==> run a <==
==> flow/design.v <==
module shifter(in, shift, out);
  input [15:0] in;
  input [1:0] shift;
  output reg [15:0] out;
  always @(*) begin
    case(shift)
      2'b00: out = in;   
      2'b01: out = in << 1;   
      2'b10: out = in >> 1;   
      2'b11: out = {in[15], in[15:1]};   
      default: out = {16{1'bx}};    
    endcase
  end
endmodule
module ALU(ain, bin, alu_op, out, status);
  input [15:0] ain, bin;
  input [1:0] alu_op;
  output [15:0] out;
  output [2:0] status;
  ALU_result result(ain, bin, alu_op, out);  
  ALU_status result_status(ain, bin, out, status);  
endmodule
module ALU_result(ain, bin, alu_op, out);
  input [15:0] ain, bin;
  input [1:0] alu_op;
  output reg [15:0] out;
  always @(*) begin
    case(alu_op)
      2'b00: out = ain + bin;   
      2'b01: out = ain - bin;   
      2'b10: out = ain & bin;   
      2'b11: out = ~bin;        
      default: out = {16{1'bx}};   
    endcase
  end
endmodule
module ALU_status(ain, bin, alu_result, status);
  input [15:0] ain, bin, alu_result;
  output [2:0] status;
  assign status = {ain[15] & bin[15] & ~alu_result[15],   
                   alu_result[15],         
                   alu_result == 16'b0};   
endmodule
module Load_enabled_register(clk, load, in, out);
  parameter width = 16;  
  input clk, load;
  input [width-1:0] in;
  output [width-1:0] out; 
  reg [width-1:0] out;  
  wire[width-1:0] next_out = load ? in : out;
  always @(posedge clk) begin
    out <= next_out;   
  end
endmodule
module Decoder(in, out);
  parameter in_width = 3;
  parameter out_width = 8;
  input [in_width-1:0] in;
  output [out_width-1:0] out;
  wire [out_width-1:0] out = 1 << in; 
endmodule
module MUX_2in_binary(in1, in0, select, out);
  parameter width = 16;   
  input [width-1:0] in1, in0;
  input select;
  output reg [width-1:0] out;
  always @(*) begin
    case(select)
      1'b0: out = in0;
      1'b1: out = in1;
      default: out = {width{1'bx}};   
    endcase
  end
endmodule
module MUX_4in_binary(in3, in2, in1, in0, select, out);
  parameter width = 16;   
  input [width-1:0] in3, in2, in1, in0;
  input [1:0] select;
  output reg [width-1:0] out;
  always @(*) begin
    case(select)
      2'b00: out = in0;
      2'b01: out = in1;
      2'b10: out = in2;
      2'b11: out = in3;
      default: out = {width{1'bx}};   
    endcase
  end
endmodule
module MUX_8in(in7, in6, in5, in4, in3, in2, in1, in0, select, out);
  parameter width = 16;  
  input [width-1:0] in7, in6, in5, in4, in3, in2, in1, in0;
  input [7:0] select;
  output reg [width-1:0] out;
  always @(*) begin
    case(select)
      8'b00000001: out = in0;
      8'b00000010: out = in1;
      8'b00000100: out = in2;
      8'b00001000: out = in3;
      8'b00010000: out = in4;
      8'b00100000: out = in5;
      8'b01000000: out = in6;
      8'b10000000: out = in7;
      default: out = {width{1'bx}};  
    endcase
  end
endmodule
module Register_file(clk, data_in, write, writenum, readnum, data_out);
  input clk, write;   
  input [2:0] writenum, readnum;   
  input [15:0] data_in;  
  output [15:0] data_out;  
  wire [7:0] decoded_writenum;
  Decoder #(3, 8) decoder_write(writenum, decoded_writenum);
  wire [15:0] R0, R1, R2, R3, R4, R5, R6, R7; 
  Load_enabled_register #(16) R0_reg(clk, write & decoded_writenum[0], data_in, R0);
  Load_enabled_register #(16) R1_reg(clk, write & decoded_writenum[1], data_in, R1);
  Load_enabled_register #(16) R2_reg(clk, write & decoded_writenum[2], data_in, R2);
  Load_enabled_register #(16) R3_reg(clk, write & decoded_writenum[3], data_in, R3);
  Load_enabled_register #(16) R4_reg(clk, write & decoded_writenum[4], data_in, R4);
  Load_enabled_register #(16) R5_reg(clk, write & decoded_writenum[5], data_in, R5);
  Load_enabled_register #(16) R6_reg(clk, write & decoded_writenum[6], data_in, R6);
  Load_enabled_register #(16) R7_reg(clk, write & decoded_writenum[7], data_in, R7);
  wire [7:0] decoded_readnum;
  Decoder #(3, 8) decoder_read(readnum, decoded_readnum);
  MUX_8in #(16) output_multiplexer(R7, R6, R5, R4, R3, R2, R1, R0, decoded_readnum, data_out);
endmodule
module datapath(clk,  
                readnum, vsel, loada, loadb,   
                shift, asel, bsel, ALUop, loadc, loads, sximm5,  
                writenum, write, sximm8, mdata, PC,  
                status, datapath_out  
              );
   input clk, write, asel, bsel, loada, loadb, loadc, loads;
   input [2:0] readnum, writenum;
   input [1:0] ALUop, shift, vsel;
   input [15:0] mdata, sximm8, sximm5;
   input [7:0] PC;
   output [2:0] status;
   output [15:0] datapath_out;  
   wire [15:0] reg_data_in;   
   wire [15:0] reg_data_out;
   Register_file REGFILE(clk, reg_data_in, write, writenum, readnum, reg_data_out);
   wire [15:0] pipeline_reg_A_out, pipeline_reg_B_out;
   Load_enabled_register #(16) pipeline_reg_A(clk, loada, reg_data_out, pipeline_reg_A_out);
   Load_enabled_register #(16) pipeline_reg_B(clk, loadb, reg_data_out, pipeline_reg_B_out);
   wire [15:0] pipeline_reg_B_out_shifted;
   shifter shift_reg_B(pipeline_reg_B_out, shift, pipeline_reg_B_out_shifted);
   wire [15:0] source_operand_A_out, source_operand_B_out;
   MUX_2in_binary source_operand_A(16'b0, pipeline_reg_A_out, asel, source_operand_A_out);
   MUX_2in_binary source_operand_B(sximm5, pipeline_reg_B_out_shifted, bsel, source_operand_B_out);
   wire [15:0] alu_out;
   wire[2:0] alu_status;
   ALU alu_block(source_operand_A_out, source_operand_B_out, ALUop, alu_out, alu_status);
   Load_enabled_register #(3) status_register(clk, loads, alu_status, status);
   Load_enabled_register #(16) pipeline_reg_C(clk, loadc, alu_out, datapath_out);
   MUX_4in_binary writeback_mux(mdata, sximm8, {8'b0, PC}, datapath_out, vsel, reg_data_in);
endmodule
module vDFF(clk,D,Q);
  parameter n=1;
  input clk;
  input [n-1:0] D;
  output [n-1:0] Q;
  reg [n-1:0] Q;
  always @(posedge clk)
    Q <= D;
endmodule
module cpu(clk,reset,s,load,in,out,N,V,Z,w);
  input clk, reset, s, load;
  input [15:0] in;
  output [15:0] out;
  output N, V, Z, w;
  wire [15:0] inst_reg_out;
  Load_enabled_register #(16) instruction_register(clk, load, in, inst_reg_out);
  wire [2:0] nsel, opcode, readnum, writenum;
  wire [1:0] op, ALUop, shift;
  wire [15:0] sximm5, sximm8;
  Inst_dec instruction_decoder(inst_reg_out, nsel, opcode, op, ALUop, sximm5, sximm8, shift, readnum, writenum);
  wire [1:0] vsel;
  wire loada, loadb, asel, bsel, loadc, loads, write; 
  Controller datapath_controller(clk, s, reset, opcode, op, w, loada, loadb, loadc, loads, asel, bsel, vsel, nsel, write);
  datapath DP(.clk(clk),  
                .readnum(readnum), .vsel(vsel), .loada(loada), .loadb(loadb),   
                .shift(shift), .asel(asel), .bsel(bsel), .ALUop(ALUop), .loadc(loadc), .loads(loads), .sximm5(sximm5),  
                .writenum(writenum), .write(write), .sximm8(sximm8), .mdata(16'b0), .PC(8'b0),  
                .status({V, N, Z}), .datapath_out(out)  
              );
endmodule
module Inst_dec(inst_reg, nsel, opcode, op, ALUop, sximm5, sximm8, shift, readnum, writenum);
  input [15:0] inst_reg;
  input [2:0] nsel;
  output [2:0] opcode, readnum, writenum;
  output [1:0] op, ALUop, shift;
  output [15:0] sximm5, sximm8;
  assign opcode = inst_reg[15:13];
  assign op = inst_reg[12:11];
  assign ALUop = op;  
  assign sximm5 = { {11{inst_reg[4]}}, inst_reg[4:0] };   
  assign sximm8 = { {8{inst_reg[7]}}, inst_reg[7:0] };    
  assign shift = inst_reg[4:3];
  assign readnum = (nsel == 3'b001) ? inst_reg[10:8]   
                 : (nsel == 3'b010) ? inst_reg[7:5]    
                 : (nsel == 3'b100) ? inst_reg[2:0]    
                 : 3'bxxx;
  assign writenum = readnum;
endmodule
module Controller(clk, s, reset, opcode, op, w, loada, loadb, loadc, loads, asel, bsel, vsel, nsel, write);
  input clk, s, reset;
  input [2:0] opcode;
  input [1:0] op;
  output w, loada, loadb, loadc, loads, asel, bsel, write;
  output [2:0] nsel;
  output [1:0] vsel;
  wire [2:0] present_state, next_state;
  wire [2:0] next_state_reset = reset ? 3'b000 : next_state;
  reg [15:0] next;
  vDFF #(3) clk_state(clk, next_state_reset, present_state);
  always @(*) begin
    casex({s, opcode, op, present_state})
      {6'b0xxxxx, 3'b000}: next = {3'b000, 13'b1000000000000};   
      {6'b1xxxxx, 3'b000}: next = {3'b001, 13'b1000000000000};  
      {6'bx11010, 3'b001}: next = {3'b101, 13'b0};  
      {6'bx10101, 3'b001}, {6'bx101x0, 3'b001}: next = {3'b010, 13'b0};  
      {6'bx11000, 3'b001}, {6'bx10111, 3'b001}: next = {3'b011, 13'b0};  
      {6'bxxxxxx, 3'b010}: next = {3'b011, 13'b0100000000010};  
      {6'bxxxxxx, 3'b011}: next = {3'b100, 13'b0010000001000};  
      {6'bx11000, 3'b100}: next = {3'b101, 13'b0001010000000};  
      {6'bx10111, 3'b100}, {6'bx101x0, 3'b100}: next = {3'b101, 13'b0001000000000};  
      {6'bx10101, 3'b100}: next = {3'b000, 13'b0000100000000};  
      {6'bx11010, 3'b101}: next = {3'b000, 13'b0000000100011};  
      {6'bxxxxxx, 3'b101}: next = {3'b000, 13'b0000000000101};  
      default: next = {16{1'bx}};
   endcase
  end
  assign {next_state, w, loada, loadb, loadc, loads, asel, bsel, vsel, nsel, write} = next;
endmodule
==> flow/run.sh <==
#!/bin/bash
# the make line also repeats each setting of config.mk as NAME=value (left out here)
make -C /OpenROAD-flow-scripts/flow DESIGN_CONFIG=/design/flow/config.mk WORK_HOME=/design/flow/orfs CLKGATE_MAP_FILE= finish
==> flow/config.mk <==
export PLATFORM = sky130hd
export DESIGN_NAME = cpu
export DESIGN_NICKNAME = cpu
export VERILOG_FILES = /design/flow/design.v
export SDC_FILE = /design/flow/constraint.sdc
export NUM_CORES = 4
export LEC_CHECK = 0
export ABC_AREA = 1
export CAP_MARGIN = 20
export CORE_MARGIN = 2
export CORE_UTILIZATION = 72
export CTS_CLUSTER_SIZE = 93
export SETUP_SLACK_MARGIN = 1.06
export SLEW_MARGIN = 20
export TNS_END_PERCENT = 20
==> flow/constraint.sdc <==
create_clock -name core_clock -period 4.35 [get_ports {clk}]
set_input_delay 0.8700 -clock core_clock [delete_from_list [all_inputs] [get_ports {clk}]]
set_output_delay 0.8700 -clock core_clock [all_outputs]
set_load 0.01 [all_outputs]
==> inputs of run b, as changes to run a <==
Settings changed: CORE_UTILIZATION 72 to 63, SETUP_SLACK_MARGIN 1.06 to not set, TNS_END_PERCENT 20 to not set.
==> flow/constraint.sdc (replaced) <==
create_clock -name core_clock -period 4.09 [get_ports {clk}]
set_input_delay 0.8180 -clock core_clock [delete_from_list [all_inputs] [get_ports {clk}]]
set_output_delay 0.8180 -clock core_clock [all_outputs]
set_load 0.01 [all_outputs]
==> inputs of run c, as changes to run a <==
Settings changed: CORE_UTILIZATION 72 to 68, CTS_CLUSTER_SIZE 93 to 99, SETUP_SLACK_MARGIN 1.06 to 0.94, TNS_END_PERCENT 20 to not set.
==> flow/constraint.sdc (replaced) <==
create_clock -name core_clock -period 3.24 [get_ports {clk}]
set_input_delay 0.6480 -clock core_clock [delete_from_list [all_inputs] [get_ports {clk}]]
set_output_delay 0.6480 -clock core_clock [all_outputs]
set_load 0.01 [all_outputs]
==> inputs of run d, as changes to run a <==
Settings changed: ABC_AREA 1 to 0, CORE_UTILIZATION 72 to 68, CTS_CLUSTER_SIZE 93 to 13, GPL_TIMING_DRIVEN set to 1, MIN_ROUTING_LAYER set to met1, PLACE_DENSITY_LB_ADDON set to 0.07, SETUP_SLACK_MARGIN 1.06 to -0.17, TNS_END_PERCENT 20 to not set.
==> flow/constraint.sdc (replaced) <==
create_clock -name core_clock -period 3.63 [get_ports {clk}]
set_input_delay 0.7260 -clock core_clock [delete_from_list [all_inputs] [get_ports {clk}]]
set_output_delay 0.7260 -clock core_clock [all_outputs]
set_load 0.01 [all_outputs]
==> qor.yml <==
end_kind: "flip-flop"
avgSynthCellArea_um2: 9.72
drc: 0
buffers: 114
fin_crit_ps: 3740
tns_ps: 0
use_met1_pct: 48.5
worst_ep_arrival_time_ps: 3930
wl_met1_um: 10500
place_ws_ps: 379
cts_resized: 55
status: "finished clean"
(the above is from run a)
==> qor.yml <==
cts_resized: 33
setup_viol: 107
status: "failed layout checks"
check.faults: "negative setup slack"
layout_setup_ws_ps: -398
buffers: 199
(the above is from run d)
==> qor.yml <==
status: "finished clean"
place_ws_ps: 246
avgSynthCellArea_um2: 9.72
nonClkBufAreaFrac_pct: 6.29
cts_resized: 0
use_met1_pct: 37.3
buffers: 79
rsz0062_at_grt: "false"
drc: 0
wl_met1_um: 10100
end_kind: "flip-flop"
(the above is from run b)
==> qor.yml <==
use_met1_pct: 68.4
avgSynthCellArea_um2: 9.72
stop_error: "[ERROR GRT-0116] Global routing finished with congestion. Check the congestion regions in the DRC Viewer."
place_ws_ps: -125
haltStage: "global routing (5_1_grt)"
status: "stopped before the end"
(the above is from run c)
